[design.v]
module Cordic #(parameter MODE = 0, STAGES = 8, WIDTH = 16, PHASE_WIDTH = 19)(
input wire                        in_clk,
input wire                        in_rst,
input wire                        in_enable,
input wire    [WIDTH-1:0]         in_x,
input wire    [WIDTH-1:0]         in_y,
input wire    [PHASE_WIDTH-1:0]   in_phase,
output wire                       out_valid,
output wire   [PHASE_WIDTH-1:0]   out_phase,
output wire   [WIDTH-1:0]         out_x,
output wire   [WIDTH-1:0]         out_y
);
localparam	ROTATIONAL = 0, 
			VECTORING  = 1;
wire signed   [WIDTH:0]         xn [STAGES:0];
wire signed   [WIDTH:0]         yn [STAGES:0];
wire signed   [PHASE_WIDTH-1:0]   zn [STAGES:0];
reg signed  [WIDTH:0]         xn_reg [STAGES:0];
reg signed  [WIDTH:0]         yn_reg [STAGES:0];
reg signed  [PHASE_WIDTH-1:0]   zn_reg [STAGES:0];
reg start;
generate
	if(MODE == ROTATIONAL) begin
reg [WIDTH-1:0] temp_x, temp_y;
reg [PHASE_WIDTH-1:0] temp_z;
always @ (posedge in_clk or negedge in_rst) 
begin
 if(!in_rst) begin
	temp_x <= 'b0;
	temp_y <= 'b0;
	temp_z <= 'b0; 
 end else if (start) begin
	temp_x <= in_x;
	temp_y <= in_y;
	temp_z <= in_phase;
	end
end
wire [PHASE_WIDTH-1:0] half_pi = 19'h19220;
wire [PHASE_WIDTH-1:0] z_limit = 19'h1b333;
reg [WIDTH-1:0] adjusted_x, adjusted_y;
reg [PHASE_WIDTH-1:0] adjusted_z;
always @ (*) 
begin
	if(temp_z[PHASE_WIDTH-1] == 1'b0 && temp_z > z_limit) begin
		adjusted_x = ~temp_y + 'b1;
		adjusted_y = temp_x;
		adjusted_z = temp_z - half_pi;
	end 
	else if(temp_z[PHASE_WIDTH-1] == 1'b1 && (~temp_z+19'b1) > z_limit) begin
		adjusted_x = temp_y;
		adjusted_y = ~temp_x + 'b1;
		adjusted_z = temp_z + half_pi;
	end 
	else begin
		adjusted_x = temp_x;
		adjusted_y = temp_y;
		adjusted_z = temp_z;
	end
end
assign xn[0] = {adjusted_x[WIDTH-1], adjusted_x};
assign yn[0] = {adjusted_y[WIDTH-1], adjusted_y};
assign zn[0] = adjusted_z;
end else if(MODE == VECTORING) begin
assign xn[0] = {in_x[WIDTH-1], in_x};
assign yn[0] = {in_y[WIDTH-1], in_y};
assign zn[0] = 'b0;
end
endgenerate
generate 
genvar i;
	if(MODE == ROTATIONAL) begin
for(i=0; i<STAGES; i=i+1) begin
  assign xn[i+1] = (zn_reg[i][PHASE_WIDTH-1] == 1'b0) ? xn_reg[i]-(yn_reg[i]>>>i)   : xn_reg[i]+(yn_reg[i]>>>i);
  assign yn[i+1] = (zn_reg[i][PHASE_WIDTH-1] == 1'b0) ? yn_reg[i]+(xn_reg[i]>>>i)   : yn_reg[i]-(xn_reg[i]>>>i);
  assign zn[i+1] = (zn_reg[i][PHASE_WIDTH-1] == 1'b0) ? zn_reg[i]-arctangent(i) : zn_reg[i]+arctangent(i);
end
end else if(MODE == VECTORING) begin
for(i=0; i<STAGES; i=i+1) begin
  assign xn[i+1] = (yn_reg[i][WIDTH] == 1'b1) ? xn_reg[i]-(yn_reg[i]>>>i)   : xn_reg[i]+(yn_reg[i]>>>i);
  assign yn[i+1] = (yn_reg[i][WIDTH] == 1'b1) ? yn_reg[i]+(xn_reg[i]>>>i)   : yn_reg[i]-(xn_reg[i]>>>i);
  assign zn[i+1] = (yn_reg[i][WIDTH] == 1'b1) ? zn_reg[i]-arctangent(i) : zn_reg[i]+arctangent(i);
end
end
endgenerate
always @ (posedge in_clk or negedge in_rst)
	if(!in_rst)
		start <= 1'b0;
	else
		start <= in_enable;
reg [STAGES+2:0] valid_reg;	
for(i=0; i<=STAGES; i=i+1) begin
  always @ (posedge in_clk or negedge in_rst)
    if(!in_rst)begin
      xn_reg[i] <= 'b0;
      yn_reg[i] <= 'b0;
      zn_reg[i] <= 'b0;    
    end
    else if(valid_reg[i+1]) begin
      xn_reg[i] <= xn[i];
      yn_reg[i] <= yn[i];
      zn_reg[i] <= zn[i];
    end
end
wire signed [15:0] k = 18'h009B7;
wire signed [31:0] scaled_x = xn_reg[STAGES] * k;
wire signed [31:0] scaled_y = yn_reg[STAGES] * k;
assign out_x = scaled_x[27:12];
assign out_y = scaled_y[27:12];
assign out_phase = zn_reg[STAGES];
always@(posedge in_clk or negedge in_rst)
begin
  if(!in_rst)
    valid_reg <= 'b0;
  else
    valid_reg <= {valid_reg[STAGES+1:0], in_enable};
end
assign out_valid = valid_reg[STAGES+2];
function [18:0] arctangent;
  input [3:0] i;
  begin
    case (i)
    0 : arctangent = 19'b000_1100100100001111;  
    1 : arctangent = 19'b000_0111011010110001;  
    2 : arctangent = 19'b000_0011111010110110;  
    3 : arctangent = 19'b000_0001111111010101;  
    4 : arctangent = 19'b000_0000111111111010;  
    5 : arctangent = 19'b000_0000011111111111;  
    6 : arctangent = 19'b000_0000001111111111;  
    7 : arctangent = 19'b000_0000000111111111;  
    8 : arctangent = 19'b000_0000000011111111;  
    9 : arctangent = 19'b000_0000000001111111;  
    10: arctangent = 19'b000_0000000000111111;  
    11: arctangent = 19'b000_0000000000011111;  
    12: arctangent = 19'b000_0000000000001111;  
    13: arctangent = 19'b000_0000000000000111;  
    14: arctangent = 19'b000_0000000000000011;  
    15: arctangent = 19'b000_0000000000000001;  
    default: arctangent = 19'b000_0000000000000000;  
    endcase
  end
endfunction
endmodule
[constraint.sdc]
create_clock -name core_clock -period 9.7 [get_ports {in_clk}]
set_input_delay 1.9400 -clock core_clock [delete_from_list [all_inputs] [get_ports {in_clk}]]
set_output_delay 1.9400 -clock core_clock [all_outputs]
set_load 0.01 [all_outputs]
[run.sh]
#!/bin/bash
# the make line also repeats each setting of config.mk as NAME=value (left out here)
make -C /OpenROAD-flow-scripts/flow DESIGN_CONFIG=/design/flow/config.mk WORK_HOME=/design/flow/orfs CLKGATE_MAP_FILE= finish
[config.mk]
export PLATFORM = sky130hd
export DESIGN_NAME = Cordic
export DESIGN_NICKNAME = Cordic
export VERILOG_FILES = /design/flow/design.v
export SDC_FILE = /design/flow/constraint.sdc
export NUM_CORES = 4
export LEC_CHECK = 0
export ABC_AREA = 1
export CAP_MARGIN = 10
export CELL_PAD_IN_SITES_DETAIL_PLACEMENT = 0
export CORE_MARGIN = 2
export CORE_UTILIZATION = 72
export MIN_ROUTING_LAYER = met1
export PLACE_DENSITY_LB_ADDON = 0.16
export SETUP_SLACK_MARGIN = 1.43
export SLEW_MARGIN = 20
==> results of run 1 <==
[area by class of cell]
class / count / area share, %
Multi-Input combinational cell: 5293 / 61.33
Sequential cell: 536 / 23.96
Inverter: 968 / 6.496
Tap cell: 950 / 2.123
Clock inverter: 28 / 0.7217
Timing Repair Buffer: 136 / 2.324
Clock buffer: 80 / 3.048
[through the flow]
step	std cells	worst slack, ps
finish	7991	1722
global route	7991	1446
CTS	7991	1736
detailed placement	7883	2432
global placement	7883	2427
floorplan	7006	3260
[per-layer routing]
| metal | part of all wire [%] | track usage [%] | wire length [um] | vias up |
|---|---|---|---|---|
| met4 | 3.3 | 12.32 | 4430 | 0 |
| met2 | 49 | 62.39 | 64940 | 1530 |
| li1 | - | - | - | 23010 |
| met5 | 0 | 0 | 0 | - |
| met1 | 43 | 46.67 | 56660 | 22450 |
| met3 | 5.5 | 3.316 | 7276 | 347 |
==> flow_metrics.env, run 1 <==
# flow metrics
export IMPL_synth_area_leader_cell="dfrtp_1"
export IMPL_synthesis_area_per_instance_um2=7.473
export IMPL_grt_start_max_net_pins=184
export IMPL_yosysWarningCount=4
export IMPL_crit_cells=19
export IMPL_synth_top_area_share_pct=25.62
export IMPL_holdBufCountCts=0
export IMPL_period_used_pct=82.25
export IMPL_gp_congestion=0.9491
export IMPL_critPathBufInv=5
export IMPL_final_setup_skew_ps=33.21
export IMPL_worst_slew_margin_rel_pct=27.38
export IMPL_detailroute_via_count=47330
export IMPL_cts_root_buf="clkbuf_16"
export IMPL_flow_area_growth_from_synthesis_pct=6.957
export IMPL_worst_hold_slack_ps=479.8
export IMPL_max_cap_violations=0
export IMPL_port_buffers=105
export IMPL_firstDrtPassIters=7
export IMPL_routed_wire_length_per_instance_um=16.68
export IMPL_worst_pin_slew_ps=1088
export IMPL_clk_path_buf_depth=3
export IMPL_yosys_area_share_aoi_pct=15.42
export IMPL_synth_async_sr_flop_share_pct=100.0
export IMPL_path_max_fanout=5
export IMPL_layout_core_utilization_pct=78.06
export IMPL_r2r_cells=16
export IMPL_post_cts_repair_setup_buffers=0
export IMPL_route_antenna_diode_count=0
export IMPL_setup_tns_final_ps=0
export IMPL_enable_flop_cells=0
export IMPL_critical_path_slowest_cell="fa_1"
export IMPL_cell_with_the_most_instances_after_synthesis="nand2_1"
export IMPL_synth_logic_top_family="adder cells"
export IMPL_crit_path_largest_cell_delay_ps=540
export IMPL_log_warning_count=79
export IMPL_clk_pin_slew_ps=60
export IMPL_final_period_minus_worst_setup_slack_ps=7978
export IMPL_worstSetupStartpointType="register"
export IMPL_grt_total_usage_pct=35.79
export IMPL_clkLatencyLatePin_ps=660
export IMPL_die_h_um=273.7
export IMPL_grt_antenna_before_repair=0
export IMPL_cpLargestDelayFamily="adder cells"
export IMPL_initialDrtViolationCount=3706
export IMPL_rows=98
export IMPL_post_synth_instance_area_mm2=0.05235
export IMPL_synth_nets=7857
export IMPL_antenna_violating_nets_post_route=0
export IMPL_worst_r2r_endpoint="yn_reg[8][14]"
export IMPL_synthesis_instances=7006
export IMPL_critPathRequiredTime_ps=7760
export IMPL_crit_reg2reg_launch="zn_reg[7][18]"
export IMPL_initial_core_util_pct=72.99
export IMPL_dp_hpwl_um=102100
export IMPL_worst_hold_path_type="register to register"
export IMPL_grt_overflow=0
export IMPL_detail_route_vias_per_cell=5.923
export IMPL_netlist_top_cells_count="nand2_1 (1510), inv_1 (960), o21ai_0 (682), ha_1 (599), dfrtp_1 (536)"
export IMPL_pin_count=106
export IMPL_synth_distinct_cells=55
export IMPL_min_path_cells=2
export IMPL_grt_pass1_wl_um=223600
export IMPL_xor_xnor_share_of_the_synthesized_area_pct=8.013
export IMPL_h_tree_depth=2
export IMPL_timing_startpoint_of_the_critical_path="yn_reg[8][8]"
export IMPL_tritoncts="yes"
export IMPL_chipArea_mm2=0.07489
export IMPL_arrival_ps=6040
export IMPL_synth_main_ff_cell="dfrtp_1"
export IMPL_clock_buffers_created_by_tritoncts=60
export IMPL_drt_wl_total_um=133300
export IMPL_setup_viol=0
export IMPL_finish_net_count=7846
export IMPL_cts_repair_resize_count=0
export IMPL_cp_cell_instances="ha_1 -> inv_1 -> fa_1 -> fa_1 -> inv_1 -> fa_1 -> inv_1 -> fa_1 -> inv_1 -> ha_1 -> a21oi_1 -> nor2_1 -> a211oi_1 -> o21ai_0 -> nor2_1 -> o21ai_0 -> a31oi_1 -> xor2_1 -> clkdlybuf4s50_1"
export IMPL_synth_area_yosys_mm2=0.05235
export IMPL_final_tally_of_max_slew_violations=0
export IMPL_hold_violations_final=0
export IMPL_max_freq_mhz=125.3
export IMPL_rsz_0062_raised_after_global_routing="false"
export IMPL_kind_of_capture_point_of_the_worst_setup_path="output port"
export IMPL_layout_area_seq_mm2=0.01342
export IMPL_cell_count_listed_in_synth_stat_txt=7006
export IMPL_finish_instance_area_mm2=0.05600
export IMPL_worst_hold_path_endpoint="zn_reg[8][10]"
export IMPL_r2r_slack_ps=5410
export IMPL_first_global_vias=46380
export IMPL_sequential_cell_area_fraction_in_the_yosys_report_pct=25.62
export IMPL_synth_cellmix_simpleShare_pct=20.28
export IMPL_topCellsByArea="dfrtp_1 (26%), ha_1 (14%), nand2_1 (11%)"
export IMPL_post_dp_cell_area_mm2=0.05388
export IMPL_worst_hold_startpoint="zn_reg[8][10]"
export IMPL_area_combinational_mm2=0.03434
export IMPL_setup_worst_path_end="out_y[15]"
export IMPL_fillCellCount=5324
export IMPL_chipWidth_um=273.7
export IMPL_drc_violation_count_after_routing=0
export IMPL_clock_sinks=536
export IMPL_synth_flops=536
export IMPL_outcome="timing/DRC/antenna clean"
export IMPL_design_core_area_mm2=0.07173
export IMPL_criticalPathCategory="register to output port"
export IMPL_synthAdderAreaFrac_pct=21.89
export IMPL_synthMuxAreaShare_pct=0
==> inputs of run 2 (changes only) <==
Settings changed: ABC_AREA 1 to default, CAP_MARGIN 10 to 20, CELL_PAD_IN_SITES_DETAIL_PLACEMENT 0 to default, CTS_CLUSTER_SIZE from default to 100, MIN_ROUTING_LAYER met1 to default, PLACE_DENSITY from default to 0.37, PLACE_DENSITY_LB_ADDON 0.16 to default, SETUP_SLACK_MARGIN 1.43 to default, TNS_END_PERCENT from default to 15.
Clock period 9.7 ns to 5.3 ns, I/O delays scaled along.
==> run 2 against run 1 <==
Compared with the run above: now fails the layout checks on setup timing; critical path depth rose by 3; utilization increased by 2.3 points; critical endpoint is now out_x[15].
==> flow_metrics.env, run 2 <==
# flow metrics
export IMPL_design_core_area_mm2=0.07003
export IMPL_cell_with_the_most_instances_after_synthesis="ha_1"
export IMPL_flow_area_growth_from_synthesis_pct=10.66
export IMPL_worst_hold_path_type="primary input to asynchronous set/reset pin"
export IMPL_hold_violations_final=0
export IMPL_clk_path_buf_depth=3
export IMPL_clk_pin_slew_ps=60
export IMPL_timing_startpoint_of_the_critical_path="xn_reg[8][8]"
export IMPL_chipArea_mm2=0.07281
export IMPL_post_synth_instance_area_mm2=0.05088
export IMPL_grt_start_max_net_pins=111
export IMPL_cpLargestDelayFamily="adder cells"
export IMPL_rsz_0062_raised_after_global_routing="true"
export IMPL_final_setup_skew_ps=20.50
export IMPL_netlist_top_cells_count="ha_1 (599), inv_1 (557), dfrtp_1 (536), a21oi_1 (411), nor2_1 (363)"
export IMPL_final_period_minus_worst_setup_slack_ps=7613
export IMPL_r2r_cells=12
export IMPL_topCellsByArea="dfrtp_1 (26%), ha_1 (15%), fa_1 (7.8%)"
export IMPL_xor_xnor_share_of_the_synthesized_area_pct=8.951
export IMPL_gp_congestion=0.9423
export IMPL_synth_area_leader_cell="dfrtp_1"
export IMPL_yosysWarningCount=4
export IMPL_initial_core_util_pct=72.65
export IMPL_grt_antenna_before_repair=0
export IMPL_detail_route_vias_per_cell=6.082
export IMPL_die_h_um=269.8
export IMPL_worst_r2r_endpoint="zn_reg[2][17]"
export IMPL_port_buffers=105
export IMPL_arrival_ps=6550
export IMPL_cts_root_buf="clkbuf_16"
export IMPL_first_global_vias=41270
export IMPL_chipWidth_um=269.8
export IMPL_final_tally_of_max_slew_violations=0
export IMPL_worst_hold_slack_ps=474.6
export IMPL_synth_top_area_share_pct=26.36
export IMPL_pin_count=106
export IMPL_clock_buffers_created_by_tritoncts=59
export IMPL_layout_core_utilization_pct=80.40
export IMPL_synth_cellmix_simpleShare_pct=12.39
export IMPL_setup_viol=32
export IMPL_path_max_fanout=3
export IMPL_tritoncts="yes"
export IMPL_finish_net_count=6636
export IMPL_crit_cells=22
export IMPL_cell_count_listed_in_synth_stat_txt=5567
export IMPL_synth_flops=536
export IMPL_synth_logic_top_family="adder cells"
export IMPL_setup_slack_ps=-2313
export IMPL_yosys_area_share_aoi_pct=16.15
export IMPL_grt_total_usage_pct=32.91
export IMPL_kind_of_capture_point_of_the_worst_setup_path="output port"
export IMPL_period_used_pct=143.6
export IMPL_synthesis_instances=5567
export IMPL_synth_nets=6418
export IMPL_worstSetupStartpointType="register"
export IMPL_r2r_slack_ps=1000
export IMPL_antenna_violating_nets_post_route=0
export IMPL_dp_hpwl_um=93370
export IMPL_clock_sinks=536
export IMPL_firstDrtPassIters=7
export IMPL_worst_pin_slew_ps=965.7
export IMPL_route_antenna_diode_count=0
export IMPL_synthMuxAreaShare_pct=7.754
export IMPL_cp_cell_instances="buf_6 -> ha_4 -> inv_2 -> fa_1 -> fa_1 -> inv_2 -> fa_2 -> inv_2 -> fa_2 -> inv_2 -> ha_4 -> a2111oi_4 -> o21ai_1 -> o21a_1 -> a311o_1 -> o31a_1 -> and4_1 -> or4_4 -> a41o_1 -> o41ai_2 -> xor2_1 -> buf_2"
export IMPL_drc_violation_count_after_routing=0
export IMPL_critical_path_slowest_cell="or4_4"
export IMPL_routed_wire_length_per_instance_um=17.79
export IMPL_sequential_cell_area_fraction_in_the_yosys_report_pct=26.36
export IMPL_synth_main_ff_cell="dfrtp_1"
export IMPL_synth_area_yosys_mm2=0.05088
export IMPL_criticalPathCategory="register to output port"
export IMPL_detailroute_via_count=41190
export IMPL_rows=97
export IMPL_max_freq_mhz=131.4
export IMPL_so_violations="setup timing"
export IMPL_holdBufCountCts=0
export IMPL_h_tree_depth=2
export IMPL_enable_flop_cells=0
export IMPL_synthAdderAreaFrac_pct=22.52
export IMPL_max_cap_violations=0
export IMPL_crit_path_largest_cell_delay_ps=540
export IMPL_synth_async_sr_flop_share_pct=100.0
export IMPL_worst_slew_margin_rel_pct=35.03
export IMPL_cpMostUsedCell="inv_2"
export IMPL_crit_reg2reg_launch="zn_reg[1][18]"
export IMPL_critPathBufInv=6
export IMPL_log_warning_count=86
export IMPL_initialDrtViolationCount=2383
export IMPL_grt_overflow=0
export IMPL_setup_worst_path_end="out_x[15]"
export IMPL_drt_wl_total_um=120500
export IMPL_critPathRequiredTime_ps=4240
export IMPL_synth_distinct_cells=82
export IMPL_clkLatencyLatePin_ps=630
export IMPL_outcome="failed layout checks"
export IMPL_synthesis_area_per_instance_um2=9.139
export IMPL_grt_pass1_wl_um=201000
[run 2: area by class of cell]
type	count	area, um^2
Multi-Input combinational cell	4269	34630
Fill cell	4719	13730
Sequential cell	536	13430
Timing Repair Buffer	359	2945
Inverter	560	2102
Clock buffer	84	1690
Tap cell	940	1176
Clock inverter	25	329.1
[run 2: per-stage QoR]
stage | TNS [ps] | cells | instance area [um^2] | setup slack (ps)
2_1_floorplan | -18010 | 5567 | 50920 | -1530
3_3_place_gp | -38240 | 6658 | 54210 | -2097
3_5_place_dp | -40700 | 6658 | 54210 | -2193
4_1_cts | -47850 | 6770 | 56220 | -2432
5_1_grt | -53680 | 6773 | 56300 | -2532
6_report | -46400 | 6773 | 56300 | -2313
[run 2: metal layers]
layer / GRT usage, % / vias to the layer above / share of wire [%]
met3: 3.236 / 270 / 3.5
met5: 0 / - / 0
li1: - / 19950 / -
met4: 10.85 / 0 / 3.4
met1: 40.79 / 20020 / 42
met2: 60.11 / 947 / 51
[run 2: timing repair]
item | 4_1_cts | 5_1_grt
buffers inserted | 3 | 3
gates resized | 120 | 17
pin swaps | 26 | 8
setup endpoints to repair | 32 | 32
==> inputs of run 3 (changes only) <==
Settings changed: CAP_MARGIN 20 to 5, CTS_CLUSTER_SIZE 100 to default, HOLD_SLACK_MARGIN from default to -0.1, PLACE_DENSITY 0.37 to 0.64, SETUP_SLACK_MARGIN from default to -0.45, TNS_END_PERCENT 15 to default.
Clock period 5.3 ns to 6.66 ns, I/O delays scaled along.
==> run 3 against run 2 <==
Compared with the run above: the layout still fails its checks (setup timing); flip-flop count stayed put; worst setup slack better by 1200 ps; via count is 1.3% lower.
==> flow_metrics.env, run 3 <==
# flow metrics
export IMPL_worst_hold_path_type="register to register"
export IMPL_synthesis_area_per_instance_um2=9.139
export IMPL_synth_cellmix_simpleShare_pct=12.39
export IMPL_routed_wire_length_per_instance_um=17.70
export IMPL_worst_hold_path_endpoint="zn_reg[8][13]"
export IMPL_max_cap_violations=0
export IMPL_kind_of_capture_point_of_the_worst_setup_path="output port"
export IMPL_chipWidth_um=269.8
export IMPL_synth_async_sr_flop_share_pct=100.0
export IMPL_clock_sinks=536
export IMPL_yosys_area_share_aoi_pct=16.15
export IMPL_grt_start_max_net_pins=156
export IMPL_synth_top_area_share_pct=26.36
export IMPL_synth_flops=536
export IMPL_first_global_vias=40550
export IMPL_port_buffers=105
export IMPL_synth_area_leader_cell="dfrtp_1"
export IMPL_crit_reg2reg_launch="genblk1.temp_z[5]"
export IMPL_rsz_0062_raised_after_global_routing="true"
export IMPL_setup_viol=30
export IMPL_finish_instance_area_mm2=0.05589
export IMPL_die_h_um=269.8
export IMPL_drt_wl_total_um=118600
export IMPL_period_used_pct=117.4
export IMPL_topCellsByArea="dfrtp_1 (26%), ha_1 (15%), fa_1 (7.8%)"
export IMPL_worstSetupStartpointType="register"
export IMPL_synthesis_instances=5567
export IMPL_tritoncts="yes"
export IMPL_crit_cells=21
export IMPL_synth_main_ff_cell="dfrtp_1"
export IMPL_cpLargestDelayFamily="adder cells"
export IMPL_timing_startpoint_of_the_critical_path="xn_reg[8][8]"
export IMPL_synth_logic_top_family="adder cells"
export IMPL_gp_congestion=0.9323
export IMPL_log_warning_count=85
export IMPL_h_tree_depth=2
export IMPL_min_path_cells=2
export IMPL_enable_flop_cells=0
export IMPL_route_antenna_diode_count=0
export IMPL_design_core_area_mm2=0.07003
export IMPL_worst_pin_slew_ps=970.4
export IMPL_final_tally_of_max_slew_violations=0
export IMPL_setup_tns_final_ps=-12450
export IMPL_synth_area_yosys_mm2=0.05088
export IMPL_worst_r2r_endpoint="xn_reg[0][12]"
export IMPL_worst_slew_margin_rel_pct=34.71
export IMPL_finish_net_count=6563
export IMPL_synth_nets=6418
export IMPL_chipArea_mm2=0.07281
export IMPL_rows=97
export IMPL_synthMuxAreaShare_pct=7.754
export IMPL_final_period_minus_worst_setup_slack_ps=7821
export IMPL_sequential_cell_area_fraction_in_the_yosys_report_pct=26.36
export IMPL_arrival_ps=6490
export IMPL_r2r_cells=13
export IMPL_xor_xnor_share_of_the_synthesized_area_pct=8.951
export IMPL_grt_overflow=0
export IMPL_outcome="failed layout checks"
export IMPL_yosysWarningCount=4
export IMPL_holdBufCountCts=0
export IMPL_clkLatencyLatePin_ps=650
export IMPL_cpMostUsedCell="fa_1"
export IMPL_firstDrtPassIters=6
export IMPL_setup_worst_path_end="out_x[13]"
export IMPL_antenna_violating_nets_post_route=0
export IMPL_netlist_top_cells_count="ha_1 (599), inv_1 (557), dfrtp_1 (536), a21oi_1 (411), nor2_1 (363)"
export IMPL_final_setup_skew_ps=37.65
export IMPL_path_max_fanout=3
export IMPL_max_freq_mhz=127.9
export IMPL_post_dp_cell_area_mm2=0.05357
export IMPL_setup_slack_ps=-1161
export IMPL_hold_violations_final=0
export IMPL_grt_pass1_wl_um=198900
export IMPL_initial_core_util_pct=72.65
export IMPL_detail_route_vias_per_cell=6.066
export IMPL_initialDrtViolationCount=2551
export IMPL_dp_hpwl_um=91580
export IMPL_cts_root_buf="clkbuf_16"
export IMPL_flow_area_growth_from_synthesis_pct=9.854
export IMPL_worst_hold_slack_ps=482.7
export IMPL_critPathRequiredTime_ps=5330
export IMPL_clock_buffers_created_by_tritoncts=60
export IMPL_so_violations="setup timing"
export IMPL_detailroute_via_count=40660
export IMPL_critical_path_slowest_cell="or4_4"
export IMPL_post_synth_instance_area_mm2=0.05088
export IMPL_pin_count=106
export IMPL_clk_pin_slew_ps=60
export IMPL_crit_path_largest_cell_delay_ps=570
export IMPL_drc_violation_count_after_routing=0
export IMPL_cp_cell_instances="ha_4 -> inv_2 -> fa_1 -> inv_1 -> fa_1 -> fa_1 -> fa_1 -> ha_4 -> a2111oi_4 -> o21ai_1 -> o21a_1 -> a311o_1 -> o31a_1 -> and4_1 -> or4_4 -> a41o_1 -> buf_6 -> buf_4 -> nor2_4 -> xnor2_1 -> buf_2"
export IMPL_grt_antenna_before_repair=1
export IMPL_synthAdderAreaFrac_pct=22.52
export IMPL_criticalPathCategory="register to output port"
export IMPL_clk_path_buf_depth=3
export IMPL_synth_distinct_cells=82
export IMPL_cell_count_listed_in_synth_stat_txt=5567
export IMPL_r2r_slack_ps=2300
export IMPL_worst_hold_startpoint="zn_reg[8][13]"
export IMPL_grt_total_usage_pct=32.53
export IMPL_cell_with_the_most_instances_after_synthesis="ha_1"
export IMPL_critPathBufInv=5
## run 3: cell type report
cell class,instances,area [um^2]
Multi-Input combinational cell,4269,34740
Fill cell,4906,14140
Sequential cell,536,13430
Timing Repair Buffer,285,2350
Inverter,560,2102
Clock buffer,78,1650
Tap cell,940,1176
Clock inverter,34,446.7
## run 3: repair_timing
item,4_1_cts,5_1_grt
pin swaps,36,24
gates resized,98,51
setup buffers,8,9
hold endpoints to repair,0,0
endpoints found under the setup margin,26,26
## run 3: per-layer routing
layer / track usage, % / share of wire [%] / vias to the layer above
met2: 59.34 / 52 / 784
met4: 10.26 / 2.8 / 2
li1: - / - / 19800
met1: 40.46 / 42 / 19840
met3: 3.361 / 3.2 / 238
met5: 0 / 0.010 / -
## run 3: metrics by stage
| stage | std cells | utilization (%) | setup WS, ps |
|---|---|---|---|
| floorplan | 5567 | - | -443.2 |
| global placement | 6580 | 76.49 | -961.0 |
| detailed placement | 6580 | 76.49 | -1033 |
| CTS | 6699 | 79.72 | -1201 |
| global route | 6702 | 79.81 | -1362 |
| finish | 6702 | 79.81 | -1161 |
==> inputs of run 4 (changes only) <==
Settings changed: ABC_AREA from default to 1, CTS_CLUSTER_DIAMETER from default to 370, SETUP_SLACK_MARGIN -0.45 to 1.28, TNS_END_PERCENT from default to 5.
Clock period 6.66 ns to 4.87 ns, I/O delays scaled along.
==> run 4 against run 3 <==
Compared with the run above: still fails the layout checks on setup timing; worst setup slack got worse by 240 ps; register-to-register slack got worse by 880 ps; flip-flop count did not move; worst hold slack got worse by 87 ps.
==> flow_metrics.env, run 4 <==
# flow metrics
export IMPL_chipArea_mm2=0.07489
export IMPL_so_violations="setup timing"
export IMPL_synth_area_leader_cell="dfrtp_1"
export IMPL_yosys_area_share_aoi_pct=15.42
export IMPL_first_global_vias=47860
export IMPL_setup_tns_final_ps=-36780
export IMPL_r2r_slack_ps=1420
export IMPL_gp_congestion=0.9750
export IMPL_worstSetupStartpointType="register"
export IMPL_crit_path_largest_cell_delay_ps=580
export IMPL_enable_flop_cells=0
export IMPL_worst_slew_margin_rel_pct=28.78
export IMPL_period_used_pct=128.8
export IMPL_finish_net_count=8087
export IMPL_synth_flops=536
export IMPL_design_core_area_mm2=0.07173
export IMPL_chipWidth_um=273.7
export IMPL_sequential_cell_area_fraction_in_the_yosys_report_pct=25.62
export IMPL_rows=98
export IMPL_worst_hold_path_type="primary input to asynchronous set/reset pin"
export IMPL_cts_root_buf="clkbuf_16"
export IMPL_flow_area_growth_from_synthesis_pct=12.31
export IMPL_final_setup_skew_ps=49.49
export IMPL_detailroute_via_count=48990
export IMPL_h_tree_depth=2
export IMPL_worst_r2r_endpoint="xn_reg[7][13]"
export IMPL_kind_of_capture_point_of_the_worst_setup_path="output port"
export IMPL_synth_top_area_share_pct=25.62
export IMPL_routed_wire_length_per_instance_um=17.21
export IMPL_clk_pin_slew_ps=70
export IMPL_critPathRequiredTime_ps=3900
export IMPL_max_freq_mhz=159.5
export IMPL_firstDrtPassIters=9
export IMPL_fillCellCount=4761
export IMPL_pin_count=106
export IMPL_arrival_ps=5300
export IMPL_synth_cellmix_simpleShare_pct=20.28
export IMPL_synth_async_sr_flop_share_pct=100.0
export IMPL_clock_buffers_created_by_tritoncts=60
export IMPL_grt_start_max_net_pins=120
export IMPL_clkLatencyLatePin_ps=670
export IMPL_crit_reg2reg_launch="zn_reg[6][18]"
export IMPL_setup_slack_ps=-1401
export IMPL_max_cap_violations=0
export IMPL_setup_viol=32
export IMPL_final_tally_of_max_slew_violations=0
export IMPL_cell_count_listed_in_synth_stat_txt=7006
export IMPL_log_warning_count=88
export IMPL_grt_total_usage_pct=37.23
export IMPL_crit_cells=19
export IMPL_cell_with_the_most_instances_after_synthesis="nand2_1"
export IMPL_worst_hold_slack_ps=395.8
export IMPL_xor_xnor_share_of_the_synthesized_area_pct=8.013
export IMPL_clk_path_buf_depth=3
export IMPL_grt_pass1_wl_um=231400
export IMPL_dp_hpwl_um=106100
export IMPL_synthAdderAreaFrac_pct=21.89
export IMPL_r2r_cells=14
export IMPL_initial_core_util_pct=72.99
export IMPL_post_synth_instance_area_mm2=0.05235
export IMPL_detail_route_vias_per_cell=5.951
export IMPL_worst_pin_slew_ps=1067
export IMPL_cp_cell_instances="ha_4 -> inv_4 -> fa_1 -> inv_2 -> fa_1 -> fa_1 -> inv_1 -> fa_1 -> inv_2 -> ha_4 -> nand4_1 -> nor3_4 -> nor2_4 -> buf_6 -> o21ai_4 -> nand3_2 -> o211ai_1 -> xor2_1 -> buf_2"
export IMPL_grt_antenna_before_repair=1
export IMPL_timing_startpoint_of_the_critical_path="yn_reg[8][8]"
export IMPL_drc_violation_count_after_routing=0
export IMPL_path_max_fanout=5
export IMPL_final_period_minus_worst_setup_slack_ps=6271
export IMPL_synth_area_yosys_mm2=0.05235
export IMPL_synthesis_instances=7006
export IMPL_hold_violations_final=0
export IMPL_cpLargestDelayFamily="adder cells"
export IMPL_rsz_0062_raised_after_global_routing="true"
export IMPL_antenna_violating_nets_post_route=0
export IMPL_synth_main_ff_cell="dfrtp_1"
export IMPL_synth_logic_top_family="adder cells"
export IMPL_synthesis_area_per_instance_um2=7.473
export IMPL_tritoncts="yes"
export IMPL_outcome="failed layout checks"
export IMPL_drt_wl_total_um=141600
export IMPL_setup_worst_path_end="out_y[13]"
export IMPL_route_antenna_diode_count=0
export IMPL_yosysWarningCount=4
export IMPL_initialDrtViolationCount=4282
export IMPL_clock_sinks=536
export IMPL_die_h_um=273.7
export IMPL_grt_overflow=0
export IMPL_topCellsByArea="dfrtp_1 (26%), ha_1 (14%), nand2_1 (11%)"
export IMPL_cpMostUsedCell="fa_1"
export IMPL_synth_distinct_cells=55
export IMPL_critical_path_slowest_cell="fa_1"
export IMPL_criticalPathCategory="register to output port"
export IMPL_synth_nets=7857
export IMPL_critPathBufInv=6
export IMPL_netlist_top_cells_count="nand2_1 (1510), inv_1 (960), o21ai_0 (682), ha_1 (599), dfrtp_1 (536)"
export IMPL_holdBufCountCts=0
export IMPL_port_buffers=105
export IMPL_synthMuxAreaShare_pct=0
-- run 4: final cells by class --
class / instances / area, um^2 / share of cell area (%)
repair buffers: 377 / 3047 / 5.182
clock buffers: 81 / 1730 / 2.943
flip-flops and latches: 536 / 13450 / 22.87
inverters: 968 / 3659 / 6.222
clock inverters: 27 / 417.9 / 0.7108
multi-input cells: 5293 / 35310 / 60.05
well taps: 950 / 1189 / 2.022
-- run 4: through the flow --
step	utilization, %	cell area [um^2]	cells	setup slack (ps)
CTS	81.35	58350	8226	-1371
global placement	77.97	55930	8108	-1094
detailed placement	77.97	55930	8108	-1246
global route	81.97	58800	8232	-1592
finish	81.97	58800	8232	-1401
floorplan	-	52670	7006	-376.6
-- run 4: timing repair --
action / 4_1_cts / 5_1_grt
setup buffers: 10 / 6
gates cloned: 0 / 0
pin swaps: 38 / 92
resized: 174 / 162
endpoints found under the setup margin: 43 / 110
-- run 4: layer usage --
| metal | track usage, % | part of all wire [%] | up-vias |
|---|---|---|---|
| li1 | - | - | 23480 |
| met1 | 48.13 | 41 | 23270 |
| met3 | 3.816 | 5.7 | 414 |
| met5 | 0 | 0.0092 | - |
| met4 | 14.02 | 4.0 | 2 |
| met2 | 64.53 | 49 | 1822 |
==> inputs of run 5 (changes only) <==
Settings changed: ABC_AREA 1 to default, CAP_MARGIN 5 to 20, CTS_CLUSTER_DIAMETER 370 to default, HOLD_SLACK_MARGIN -0.1 to default, MAX_ROUTING_LAYER from default to met4, PLACE_DENSITY 0.64 to 0.66, SETUP_SLACK_MARGIN 1.28 to default, TNS_END_PERCENT 5 to default.
Clock period 4.87 ns to 7.33 ns, I/O delays scaled along.
==> run 5 against run 4 <==
Compared with the run above: still fails the layout checks on setup timing; flip-flop count unchanged; cell area down 5.5%; worst hold slack improved by 87 ps; highest routed layer is now met4; register-to-register slack gained 1400 ps; largest cell class unchanged; global-route usage fell by 3.9 points; critical endpoint is now out_x[15].
==> flow_metrics.env, run 5 <==
# flow metrics
export IMPL_outcome="failed layout checks"
export IMPL_so_violations="setup timing"
export IMPL_synth_flops=536
export IMPL_worstSetupStartpointType="register"
export IMPL_synth_top_area_share_pct=26.36
export IMPL_xor_xnor_share_of_the_synthesized_area_pct=8.951
export IMPL_rows=97
export IMPL_initial_core_util_pct=72.65
export IMPL_synth_distinct_cells=82
export IMPL_setup_tns_final_ps=-3538
export IMPL_synthesis_instances=5567
export IMPL_hold_violations_final=0
export IMPL_r2r_slack_ps=2850
export IMPL_clk_pin_slew_ps=60
export IMPL_synth_area_leader_cell="dfrtp_1"
export IMPL_globalRouteMet1Util_pct=39.89
export IMPL_crit_reg2reg_launch="yn_reg[1][5]"
export IMPL_synthAdderAreaFrac_pct=22.52
export IMPL_clkLatencyLatePin_ps=660
export IMPL_numPlacedInstances=6503
export IMPL_firstDrtPassIters=6
export IMPL_grt_met3_usage_pct=3.272
export IMPL_drt_wl_total_um=117800
export IMPL_die_h_um=269.8
export IMPL_rsz_0062_raised_after_global_routing="true"
export IMPL_max_cap_violations=0
export IMPL_grt_overflow=0
export IMPL_clock_sinks=536
export IMPL_final_setup_skew_ps=63.67
export IMPL_timing_startpoint_of_the_critical_path="xn_reg[8][8]"
export IMPL_global_route_usage_met2_pct=58.88
export IMPL_top_usage_layer="met2"
export IMPL_gp_congestion=0.9567
export IMPL_synthesis_area_per_instance_um2=9.139
export IMPL_synth_nets=6418
export IMPL_worst_slew_margin_rel_pct=27.86
export IMPL_holdBufCountCts=0
export IMPL_yosys_area_share_aoi_pct=16.15
export IMPL_min_path_cells=1
export IMPL_crit_path_largest_cell_delay_ps=570
export IMPL_h_tree_depth=2
export IMPL_chipArea_mm2=0.07281
export IMPL_cell_with_the_most_instances_after_synthesis="ha_1"
export IMPL_final_period_minus_worst_setup_slack_ps=8067
export IMPL_cell_count_listed_in_synth_stat_txt=5567
export IMPL_worst_hold_path_type="register to register"
export IMPL_setup_viol=7
export IMPL_layout_core_utilization_pct=79.31
export IMPL_synth_logic_top_family="adder cells"
export IMPL_topCellsByArea="dfrtp_1 (26%), ha_1 (15%), fa_1 (7.8%)"
export IMPL_first_global_vias=40430
export IMPL_setup_worst_path_end="out_x[15]"
export IMPL_path_max_fanout=4
export IMPL_cpLargestDelayFamily="adder cells"
export IMPL_max_freq_mhz=124.0
export IMPL_critPathRequiredTime_ps=5860
export IMPL_criticalPathCategory="register to output port"
export IMPL_grt_antenna_before_repair=1
export IMPL_flow_area_growth_from_synthesis_pct=9.165
export IMPL_detailroute_via_count=40500
export IMPL_routed_wire_length_per_instance_um=17.75
export IMPL_cts_root_buf="clkbuf_16"
export IMPL_worst_pin_slew_ps=1082
export IMPL_grt_pass1_wl_um=197600
export IMPL_setup_slack_ps=-736.7
export IMPL_finish_net_count=6495
export IMPL_synthMuxAreaShare_pct=7.754
export IMPL_synth_async_sr_flop_share_pct=100.0
export IMPL_enable_flop_cells=0
export IMPL_final_tally_of_max_slew_violations=0
export IMPL_clock_buffers_created_by_tritoncts=61
export IMPL_design_core_area_mm2=0.07003
export IMPL_post_layout_nonfiller_instances=6637
export IMPL_critical_path_slowest_cell="fa_1"
export IMPL_kind_of_capture_point_of_the_worst_setup_path="output port"
export IMPL_arrival_ps=6600
export IMPL_synth_main_ff_cell="dfrtp_1"
export IMPL_antenna_violating_nets_post_route=0
export IMPL_worst_hold_startpoint="zn_reg[4][13]"
export IMPL_cp_cell_instances="ha_4 -> inv_2 -> fa_1 -> inv_1 -> fa_1 -> fa_1 -> fa_1 -> ha_4 -> a2111oi_4 -> o21ai_1 -> o21a_1 -> a311o_1 -> o31a_1 -> and4_1 -> or4_4 -> a41o_1 -> o41ai_2 -> xor2_1 -> buf_2"
export IMPL_port_buffers=105
export IMPL_fillCellCount=4880
export IMPL_grt_total_usage_pct=33.29
export IMPL_post_synth_instance_area_mm2=0.05088
export IMPL_pin_count=106
export IMPL_synth_cellmix_simpleShare_pct=12.39
export IMPL_grt_start_max_net_pins=169
export IMPL_chipWidth_um=269.8
export IMPL_place_worst_setup_slack_ps=-637.7
export IMPL_detail_route_vias_per_cell=6.102
export IMPL_cpMostUsedCell="fa_1"
export IMPL_yosysWarningCount=4
export IMPL_sequential_cell_area_fraction_in_the_yosys_report_pct=26.36
export IMPL_initialDrtViolationCount=2327
export IMPL_period_used_pct=110.1
export IMPL_log_warning_count=83
export IMPL_drc_violation_count_after_routing=0
export IMPL_dp_hpwl_um=90090
export IMPL_worst_hold_path_endpoint="zn_reg[4][13]"
export IMPL_netlist_top_cells_count="ha_1 (599), inv_1 (557), dfrtp_1 (536), a21oi_1 (411), nor2_1 (363)"
export IMPL_tritoncts="yes"
export IMPL_critPathBufInv=3
export IMPL_worst_r2r_endpoint="xn_reg[2][15]"
export IMPL_clk_path_buf_depth=3
export IMPL_r2r_cells=13
export IMPL_crit_cells=19
export IMPL_synth_area_yosys_mm2=0.05088
## run 5: repair_timing
| action | in CTS | in global routing |
|---|---|---|
| resized | 83 | 44 |
| buffers inserted | 12 | 10 |
| setup endpoints to repair | 25 | 25 |
| pin swaps | 40 | 29 |
## run 5: layer usage
layer / share of wire, % / wire [um]
met1: 42 / 49210
met2: 51 / 60090
met3: 3.7 / 4361
met4: 3.5 / 4162
met5: 0 / 0
## run 5: per-stage QoR
step	hold WS, ps	cell area, um^2
3_3_place_gp	456.9	52970
2_1_floorplan	351.9	50890
5_1_grt	504.4	55540
6_report	483.1	55540
3_5_place_dp	474.7	52970
4_1_cts	489.0	55370
## run 5: layout make-up
class	count	area, um^2	area share (%)
antenna	1	2.502	0.004505
clock buffer	79	1724	3.104
clock inverter	36	496.7	0.8943
inverter	560	2102	3.785
multi-input combinational	4269	34750	62.57
sequential	536	13440	24.19
tap	940	1176	2.118
timing repair buffer	216	1851	3.332
==> inputs of run 6 (changes only) <==
Settings changed: CORE_MARGIN 2 to 4, CORE_UTILIZATION 72 to 28, CTS_CLUSTER_DIAMETER from default to 31, CTS_CLUSTER_SIZE from default to 16, HOLD_SLACK_MARGIN from default to -0.06, MAX_ROUTING_LAYER met4 to default, PLACE_DENSITY 0.66 to default, PLACE_DENSITY_LB_ADDON from default to 0.26, SLEW_MARGIN 20 to 15, TNS_END_PERCENT from default to 100.
Clock period 7.33 ns to 5.32 ns, I/O delays scaled along.
==> run 6 against run 5 <==
Compared with the run above: the layout still fails its checks (setup timing); wire length up 3.0%; utilization down 45 points; first-iteration DRC count down 29%; non-clock buffer count up 158; largest cell class unchanged; critical path depth up 2; global-route usage down 20 points; worst setup slack worse by 1500 ps; clock skew down 36 ps.
==> flow_metrics.env, run 6 <==
# flow metrics
export IMPL_design_core_area_mm2=0.1807
export IMPL_kind_of_capture_point_of_the_worst_setup_path="output port"
export IMPL_final_setup_skew_ps=27.64
export IMPL_yosysWarningCount=4
export IMPL_clkLatencyLatePin_ps=730
export IMPL_worst_r2r_endpoint="zn_reg[2][17]"
export IMPL_synth_logic_top_family="adder cells"
export IMPL_holdBufCountCts=0
export IMPL_firstDrtPassIters=5
export IMPL_routed_wire_length_per_instance_um=14.50
export IMPL_area_combinational_mm2=0.03483
export IMPL_topCellsByArea="dfrtp_1 (26%), ha_1 (15%), fa_1 (7.8%)"
export IMPL_numPlacedInstances=8091
export IMPL_setup_worst_path_end="out_x[12]"
export IMPL_detail_route_vias_per_cell=4.734
export IMPL_chipWidth_um=434.3
export IMPL_finish_instance_area_mm2=0.06128
export IMPL_xor_xnor_share_of_the_synthesized_area_pct=8.951
export IMPL_setup_viol=32
export IMPL_pin_count=106
export IMPL_log_warning_count=82
export IMPL_cpMostUsedCell="fa_1"
export IMPL_worstSetupStartpointType="register"
export IMPL_rsz_0062_raised_after_global_routing="true"
export IMPL_clock_sinks=536
export IMPL_sequential_cell_area_fraction_in_the_yosys_report_pct=26.36
export IMPL_arrival_ps=6520
export IMPL_critPathBufInv=5
export IMPL_cp_cell_instances="ha_4 -> inv_2 -> fa_1 -> inv_2 -> fa_1 -> fa_1 -> fa_1 -> ha_4 -> a2111oi_4 -> o21ai_1 -> o21a_1 -> a311o_1 -> o31a_1 -> and4_4 -> or4_4 -> buf_4 -> buf_6 -> a21o_1 -> a211oi_2 -> nor2_1 -> buf_2"
export IMPL_synth_distinct_cells=82
export IMPL_finish_net_count=6738
export IMPL_drt_wl_total_um=121300
export IMPL_drc_violation_count_after_routing=0
export IMPL_critPathRequiredTime_ps=4260
export IMPL_fillCellCount=18700
export IMPL_cell_count_listed_in_synth_stat_txt=5567
export IMPL_grt_antenna_before_repair=0
export IMPL_final_period_minus_worst_setup_slack_ps=7579
export IMPL_synth_flops=536
export IMPL_initial_core_util_pct=28.15
export IMPL_crit_cells=21
export IMPL_detailroute_via_count=39620
export IMPL_so_violations="setup timing"
export IMPL_outcome="failed layout checks"
export IMPL_path_max_fanout=4
export IMPL_worst_pin_slew_ps=1026
export IMPL_period_used_pct=142.5
export IMPL_clock_buffers_created_by_tritoncts=146
export IMPL_synthMuxAreaShare_pct=7.754
export IMPL_antenna_violating_nets_post_route=0
export IMPL_hold_violations_final=0
export IMPL_clk_pin_slew_ps=40
export IMPL_grt_start_max_net_pins=136
export IMPL_r2r_slack_ps=1030
export IMPL_synthAdderAreaFrac_pct=22.52
export IMPL_max_cap_violations=0
export IMPL_cpLargestDelayFamily="adder cells"
export IMPL_synth_nets=6418
export IMPL_synth_area_leader_cell="dfrtp_1"
export IMPL_post_dp_cell_area_mm2=0.05604
export IMPL_final_tally_of_max_slew_violations=0
export IMPL_synthesis_area_per_instance_um2=9.139
export IMPL_tritoncts="yes"
export IMPL_cell_with_the_most_instances_after_synthesis="ha_1"
export IMPL_max_freq_mhz=131.9
export IMPL_synth_async_sr_flop_share_pct=100.0
export IMPL_grt_total_usage_pct=12.93
export IMPL_synth_top_area_share_pct=26.36
export IMPL_layout_area_seq_mm2=0.01343
export IMPL_yosys_area_share_aoi_pct=16.15
export IMPL_h_tree_depth=4
export IMPL_synth_cellmix_simpleShare_pct=12.39
export IMPL_port_buffers=105
export IMPL_cts_root_buf="clkbuf_16"
export IMPL_post_synth_instance_area_mm2=0.05088
export IMPL_r2r_cells=12
export IMPL_synth_main_ff_cell="dfrtp_1"
export IMPL_grt_overflow=0
export IMPL_critical_path_slowest_cell="fa_1"
export IMPL_crit_reg2reg_launch="zn_reg[1][18]"
export IMPL_synthesis_instances=5567
export IMPL_crit_path_largest_cell_delay_ps=590
export IMPL_flow_area_growth_from_synthesis_pct=20.44
export IMPL_post_layout_nonfiller_instances=8370
export IMPL_netlist_top_cells_count="ha_1 (599), inv_1 (557), dfrtp_1 (536), a21oi_1 (411), nor2_1 (363)"
export IMPL_rows=156
export IMPL_criticalPathCategory="register to output port"
export IMPL_synth_area_yosys_mm2=0.05088
export IMPL_worst_slew_margin_rel_pct=31.00
export IMPL_enable_flop_cells=0
export IMPL_gp_congestion=0.8487
export IMPL_dp_hpwl_um=96190
export IMPL_first_global_vias=40810
export IMPL_route_antenna_diode_count=0
export IMPL_grt_pass1_wl_um=205700
export IMPL_clk_path_buf_depth=3
export IMPL_setup_slack_ps=-2259
export IMPL_chipArea_mm2=0.1886
export IMPL_initialDrtViolationCount=1655
export IMPL_timing_startpoint_of_the_critical_path="xn_reg[8][8]"
export IMPL_worst_hold_path_type="primary input to asynchronous set/reset pin"
export IMPL_die_h_um=434.3
==> run 6: repair_timing <==
action                                  in CTS  in global routing
pin swaps                                   49                 32
resized                                    153                 45
endpoints found under the setup margin      32                 32
hold endpoints to repair                     0                  0
setup buffers                               12                  8
==> run 6: layout make-up <==
cell class	instances	area share, %
inverter	560	3.430
multi-input combinational	4269	56.84
tap	2370	4.839
clock inverter	62	1.172
clock buffer	199	6.836
timing repair buffer	374	4.962
sequential	536	21.92
==> run 6: routing by layer <==
metal	global-route usage [%]	share of wire (%)	vias to the layer above
met5	0	0	-
met4	3.673	2.3	0
met3	2.013	2.7	210
met2	23.46	50	467
met1	15.74	45	18700
li1	-	-	20250
==> run 6: through the flow <==
step	utilization (%)	setup WS (ps)	TNS [ps]	hold slack, ps
floorplan	-	-1514	-15050	351.9
global placement	31.00	-2139	-36900	475.7
detailed placement	31.00	-2169	-38060	475.2
CTS	33.77	-2472	-50050	376.0
global route	33.90	-2528	-53990	426.3
finish	33.90	-2259	-45190	391.5
==> inputs of run 7 (changes only) <==
Settings changed: CORE_MARGIN 4 to 2, CORE_UTILIZATION 28 to 68, CTS_CLUSTER_DIAMETER 31 to default, CTS_CLUSTER_SIZE 16 to 34, HOLD_SLACK_MARGIN -0.06 to default, PLACE_DENSITY_LB_ADDON 0.26 to default, SLEW_MARGIN 15 to 20, TNS_END_PERCENT 100 to default.
Clock period 5.32 ns to 7.75 ns, I/O delays scaled along.
==> run 7 against run 6 <==
Compared with the run above: still fails the layout checks on setup timing; global-route usage increased by 17 points; worst setup slack improved by 2000 ps; largest cell class unchanged; critical path type unchanged; area after synthesis unchanged; non-clock buffer count decreased by 182.
==> flow_metrics.env, run 7 <==
# flow metrics
export IMPL_gp_congestion=0.9157
export IMPL_criticalPathCategory="register to output port"
export IMPL_cp_cell_instances="ha_4 -> inv_1 -> fa_1 -> fa_1 -> inv_1 -> fa_1 -> inv_1 -> fa_2 -> inv_1 -> ha_2 -> a2111oi_4 -> o21ai_1 -> o21a_1 -> a311o_1 -> o31a_1 -> and4_4 -> or4_4 -> a41o_1 -> buf_4 -> o22a_1 -> xor2_1 -> buf_2"
export IMPL_layout_area_seq_mm2=0.01344
export IMPL_synthAdderAreaFrac_pct=22.52
export IMPL_area_combinational_mm2=0.03465
export IMPL_synth_async_sr_flop_share_pct=100.0
export IMPL_critical_path_slowest_cell="fa_2"
export IMPL_chipArea_mm2=0.07703
export IMPL_path_max_fanout=3
export IMPL_cpLargestDelayFamily="adder cells"
export IMPL_finish_net_count=6471
export IMPL_holdBufCountCts=0
export IMPL_setup_viol=5
export IMPL_log_warning_count=85
export IMPL_synth_logic_top_family="adder cells"
export IMPL_worstSetupStartpointType="register"
export IMPL_synth_area_yosys_mm2=0.05088
export IMPL_antenna_violating_nets_post_route=0
export IMPL_cell_count_listed_in_synth_stat_txt=5567
export IMPL_pin_count=106
export IMPL_setup_worst_path_end="out_x[14]"
export IMPL_crit_path_largest_cell_delay_ps=550
export IMPL_drc_violation_count_after_routing=0
export IMPL_cpMostUsedCell="inv_1"
export IMPL_chipWidth_um=277.5
export IMPL_clkLatencyLatePin_ps=650
export IMPL_xor_xnor_share_of_the_synthesized_area_pct=8.951
export IMPL_final_setup_skew_ps=29.26
export IMPL_design_core_area_mm2=0.07420
export IMPL_r2r_slack_ps=3450
export IMPL_min_path_cells=2
export IMPL_worst_slew_margin_rel_pct=38.53
export IMPL_layout_core_utilization_pct=74.62
export IMPL_synth_cellmix_simpleShare_pct=12.39
export IMPL_setup_slack_ps=-289.4
export IMPL_synth_main_ff_cell="dfrtp_1"
export IMPL_detailroute_via_count=39750
export IMPL_arrival_ps=6490
export IMPL_synth_area_leader_cell="dfrtp_1"
export IMPL_worst_hold_startpoint="zn_reg[7][13]"
export IMPL_first_global_vias=39500
export IMPL_flow_area_growth_from_synthesis_pct=8.819
export IMPL_fillCellCount=5708
export IMPL_clock_sinks=536
export IMPL_critPathRequiredTime_ps=6200
export IMPL_dp_hpwl_um=90640
export IMPL_rows=100
export IMPL_clk_path_buf_depth=3
export IMPL_grt_total_usage_pct=30.15
export IMPL_rsz_0062_raised_after_global_routing="true"
export IMPL_firstDrtPassIters=5
export IMPL_timing_startpoint_of_the_critical_path="xn_reg[8][7]"
export IMPL_grt_overflow=0
export IMPL_synth_distinct_cells=82
export IMPL_setup_tns_final_ps=-1064
export IMPL_period_used_pct=103.7
export IMPL_final_period_minus_worst_setup_slack_ps=8039
export IMPL_initialDrtViolationCount=2189
export IMPL_cts_root_buf="clkbuf_16"
export IMPL_detail_route_vias_per_cell=5.986
export IMPL_synth_top_area_share_pct=26.36
export IMPL_synth_flops=536
export IMPL_hold_violations_final=0
export IMPL_routed_wire_length_per_instance_um=17.51
export IMPL_clk_pin_slew_ps=60
export IMPL_synthesis_area_per_instance_um2=9.139
export IMPL_tritoncts="yes"
export IMPL_die_h_um=277.5
export IMPL_worst_hold_path_type="register to register"
export IMPL_yosysWarningCount=4
export IMPL_synthesis_instances=5567
export IMPL_worst_hold_path_endpoint="zn_reg[7][13]"
export IMPL_topCellsByArea="dfrtp_1 (26%), ha_1 (15%), fa_1 (7.8%)"
export IMPL_kind_of_capture_point_of_the_worst_setup_path="output port"
export IMPL_synth_nets=6418
export IMPL_port_buffers=105
export IMPL_crit_reg2reg_launch="yn_reg[1][4]"
export IMPL_drt_wl_total_um=116200
export IMPL_h_tree_depth=2
export IMPL_cell_with_the_most_instances_after_synthesis="ha_1"
export IMPL_grt_antenna_before_repair=0
export IMPL_outcome="failed layout checks"
export IMPL_route_antenna_diode_count=0
export IMPL_so_violations="setup timing"
export IMPL_grt_start_max_net_pins=147
export IMPL_netlist_top_cells_count="ha_1 (599), inv_1 (557), dfrtp_1 (536), a21oi_1 (411), nor2_1 (363)"
export IMPL_final_tally_of_max_slew_violations=0
export IMPL_synthMuxAreaShare_pct=7.754
export IMPL_enable_flop_cells=0
export IMPL_worst_pin_slew_ps=913.6
export IMPL_clock_buffers_created_by_tritoncts=61
export IMPL_post_synth_instance_area_mm2=0.05088
export IMPL_max_cap_violations=0
export IMPL_critPathBufInv=6
export IMPL_worst_r2r_endpoint="xn_reg[2][15]"
export IMPL_r2r_cells=13
export IMPL_crit_cells=22
export IMPL_max_freq_mhz=124.4
export IMPL_sequential_cell_area_fraction_in_the_yosys_report_pct=26.36
export IMPL_grt_pass1_wl_um=193700
export IMPL_initial_core_util_pct=68.57
export IMPL_yosys_area_share_aoi_pct=16.15
## run 7: through the flow
stage	hold slack (ps)	std cells	setup slack, ps	area [um^2]
finish	486.1	6640	-289.4	55370
global route	511.0	6640	-521.2	55370
CTS	489.5	6631	-413.4	55220
detailed placement	477.3	6510	-287.2	52840
global placement	470.7	6510	-245.7	52840
floorplan	351.9	5567	278.2	50880
## run 7: cell type report
class                      count  area share (%)
multi-input combinational   4269           62.59
sequential                   536           24.27
inverter                     560           3.797
clock buffer                  81           3.186
timing repair buffer         192           3.112
tap                          969           2.190
clock inverter                33          0.8610
## run 7: timing repair
action | CTS | global route
endpoints found under the setup margin | 16 | 18
gates resized | 51 | 25
pin swaps | 23 | 18
setup buffers | 7 | 9
gates cloned | 0 | 0
## run 7: routing by layer
| metal | wire length (um) | vias to the layer above | GRT usage (%) |
|---|---|---|---|
| li1 | - | 19620 | - |
| met1 | 50830 | 19170 | 38.46 |
| met5 | 0 | - | 0 |
| met4 | 4102 | 0 | 10.85 |
| met3 | 3497 | 235 | 2.662 |
| met2 | 57810 | 720 | 53.54 |
==> inputs of run 8 (changes only) <==
Settings changed: CORE_UTILIZATION 68 to 40, CTS_CLUSTER_SIZE 34 to default.
Clock period 7.75 ns to 9.0 ns, I/O delays scaled along.
==> run 8 against run 7 <==
Compared with the run above: now clean on timing, DRC and antenna; cell count grew 9.6%; first-iteration DRC count shrank 12%; worst hold slack lost 7.1 ps; critical path type unchanged; critical endpoint unchanged.
==> flow_metrics.env, run 8 <==
# flow metrics
export IMPL_cell_count_listed_in_synth_stat_txt=5567
export IMPL_final_setup_skew_ps=28.07
export IMPL_area_combinational_mm2=0.03450
export IMPL_worst_hold_path_endpoint="zn_reg[8][13]"
export IMPL_layout_core_utilization_pct=44.32
export IMPL_grt_overflow=0
export IMPL_first_global_vias=38960
export IMPL_synth_area_leader_cell="dfrtp_1"
export IMPL_synthesis_area_per_instance_um2=9.139
export IMPL_worst_hold_slack_ps=479.0
export IMPL_cts_root_buf="clkbuf_16"
export IMPL_worst_hold_path_type="register to register"
export IMPL_final_period_minus_worst_setup_slack_ps=8727
export IMPL_port_buffers=105
export IMPL_netlist_top_cells_count="ha_1 (599), inv_1 (557), dfrtp_1 (536), a21oi_1 (411), nor2_1 (363)"
export IMPL_cpLargestDelayFamily="adder cells"
export IMPL_crit_cells=19
export IMPL_synthAdderAreaFrac_pct=22.52
export IMPL_synth_flops=536
export IMPL_grt_start_max_net_pins=163
export IMPL_cpMostUsedCell="fa_1"
export IMPL_grt_antenna_before_repair=0
export IMPL_drc_violation_count_after_routing=0
export IMPL_worst_slew_margin_rel_pct=29.72
export IMPL_criticalPathCategory="register to output port"
export IMPL_die_h_um=360.6
export IMPL_path_max_fanout=4
export IMPL_detail_route_vias_per_cell=5.297
export IMPL_kind_of_capture_point_of_the_worst_setup_path="output port"
export IMPL_clk_pin_slew_ps=50
export IMPL_setup_tns_final_ps=0
export IMPL_cp_cell_instances="ha_1 -> inv_1 -> fa_1 -> inv_1 -> fa_1 -> fa_1 -> fa_1 -> ha_1 -> a2111oi_2 -> o21ai_1 -> o21a_1 -> a311o_1 -> o31a_1 -> and4_1 -> or4_4 -> a41o_4 -> o22a_1 -> xor2_1 -> dlygate4sd2_1"
export IMPL_worst_r2r_endpoint="xn_reg[2][15]"
export IMPL_critPathBufInv=3
export IMPL_synth_distinct_cells=82
export IMPL_final_tally_of_max_slew_violations=0
export IMPL_dp_hpwl_um=90600
export IMPL_finish_instance_area_mm2=0.05580
export IMPL_xor_xnor_share_of_the_synthesized_area_pct=8.951
export IMPL_grt_pass1_wl_um=195600
export IMPL_chipArea_mm2=0.1301
export IMPL_holdBufCountCts=0
export IMPL_setup_viol=0
export IMPL_max_cap_violations=0
export IMPL_crit_reg2reg_launch="yn_reg[1][5]"
export IMPL_crit_path_largest_cell_delay_ps=550
export IMPL_clock_buffers_created_by_tritoncts=71
export IMPL_h_tree_depth=3
export IMPL_gp_congestion=0.8898
export IMPL_setup_worst_path_end="out_x[14]"
export IMPL_hold_violations_final=0
export IMPL_finish_net_count=6427
export IMPL_topCellsByArea="dfrtp_1 (26%), ha_1 (15%), fa_1 (7.8%)"
export IMPL_post_layout_nonfiller_instances=7279
export IMPL_route_antenna_diode_count=0
export IMPL_synth_logic_top_family="adder cells"
export IMPL_fillCellCount=12290
export IMPL_grt_total_usage_pct=17.66
export IMPL_timing_startpoint_of_the_critical_path="xn_reg[8][8]"
export IMPL_synth_nets=6418
export IMPL_detailroute_via_count=38560
export IMPL_r2r_cells=13
export IMPL_synth_async_sr_flop_share_pct=100.0
export IMPL_sequential_cell_area_fraction_in_the_yosys_report_pct=26.36
export IMPL_period_used_pct=96.97
export IMPL_enable_flop_cells=0
export IMPL_critPathRequiredTime_ps=7200
export IMPL_initial_core_util_pct=40.41
export IMPL_synth_top_area_share_pct=26.36
export IMPL_setup_slack_ps=272.6
export IMPL_synthesis_instances=5567
export IMPL_yosysWarningCount=4
export IMPL_layout_area_seq_mm2=0.01343
export IMPL_design_core_area_mm2=0.1259
export IMPL_rows=130
export IMPL_synth_main_ff_cell="dfrtp_1"
export IMPL_drt_wl_total_um=114300
export IMPL_log_warning_count=79
export IMPL_post_dp_cell_area_mm2=0.05338
export IMPL_r2r_slack_ps=4570
export IMPL_tritoncts="yes"
export IMPL_clk_path_buf_depth=3
export IMPL_post_synth_instance_area_mm2=0.05088
export IMPL_worst_hold_startpoint="zn_reg[8][13]"
export IMPL_clkLatencyLatePin_ps=630
export IMPL_initialDrtViolationCount=1923
export IMPL_outcome="timing/DRC/antenna clean"
export IMPL_worst_pin_slew_ps=1045
export IMPL_arrival_ps=6930
export IMPL_synth_cellmix_simpleShare_pct=12.39
export IMPL_chipWidth_um=360.6
export IMPL_pin_count=106
export IMPL_cell_with_the_most_instances_after_synthesis="ha_1"
export IMPL_worstSetupStartpointType="register"
export IMPL_synthMuxAreaShare_pct=7.754
export IMPL_routed_wire_length_per_instance_um=15.71
export IMPL_min_path_cells=2
export IMPL_clock_sinks=536
export IMPL_critical_path_slowest_cell="fa_1"
export IMPL_yosys_area_share_aoi_pct=16.15
export IMPL_flow_area_growth_from_synthesis_pct=9.667
export IMPL_synth_area_yosys_mm2=0.05088
export IMPL_numPlacedInstances=7148
export IMPL_max_freq_mhz=114.6
export IMPL_firstDrtPassIters=6
export IMPL_place_worst_setup_slack_ps=439.5
export IMPL_antenna_violating_nets_post_route=0
-- run 8: area by class of cell --
cell class / count / share of cell area (%)
tap: 1650 / 3.700
multi-input combinational: 4269 / 61.84
clock buffer: 108 / 3.837
clock inverter: 18 / 0.3745
inverter: 560 / 3.767
sequential: 536 / 24.07
timing repair buffer: 138 / 2.415
-- run 8: timing repair --
item                       CTS  global route
pin swaps                    0             3
gates resized                7             7
setup buffers                0             5
setup endpoints to repair    3             5
-- run 8: metal layers --
layer	global-route usage [%]	vias to the layer above	routed length, um	part of all wire [%]
li1	-	19540	-	-
met1	22.14	18420	51940	45
met2	32.19	433	57270	50
met3	1.842	156	2408	2.1
met4	4.479	0	2713	2.4
met5	0	-	0	0
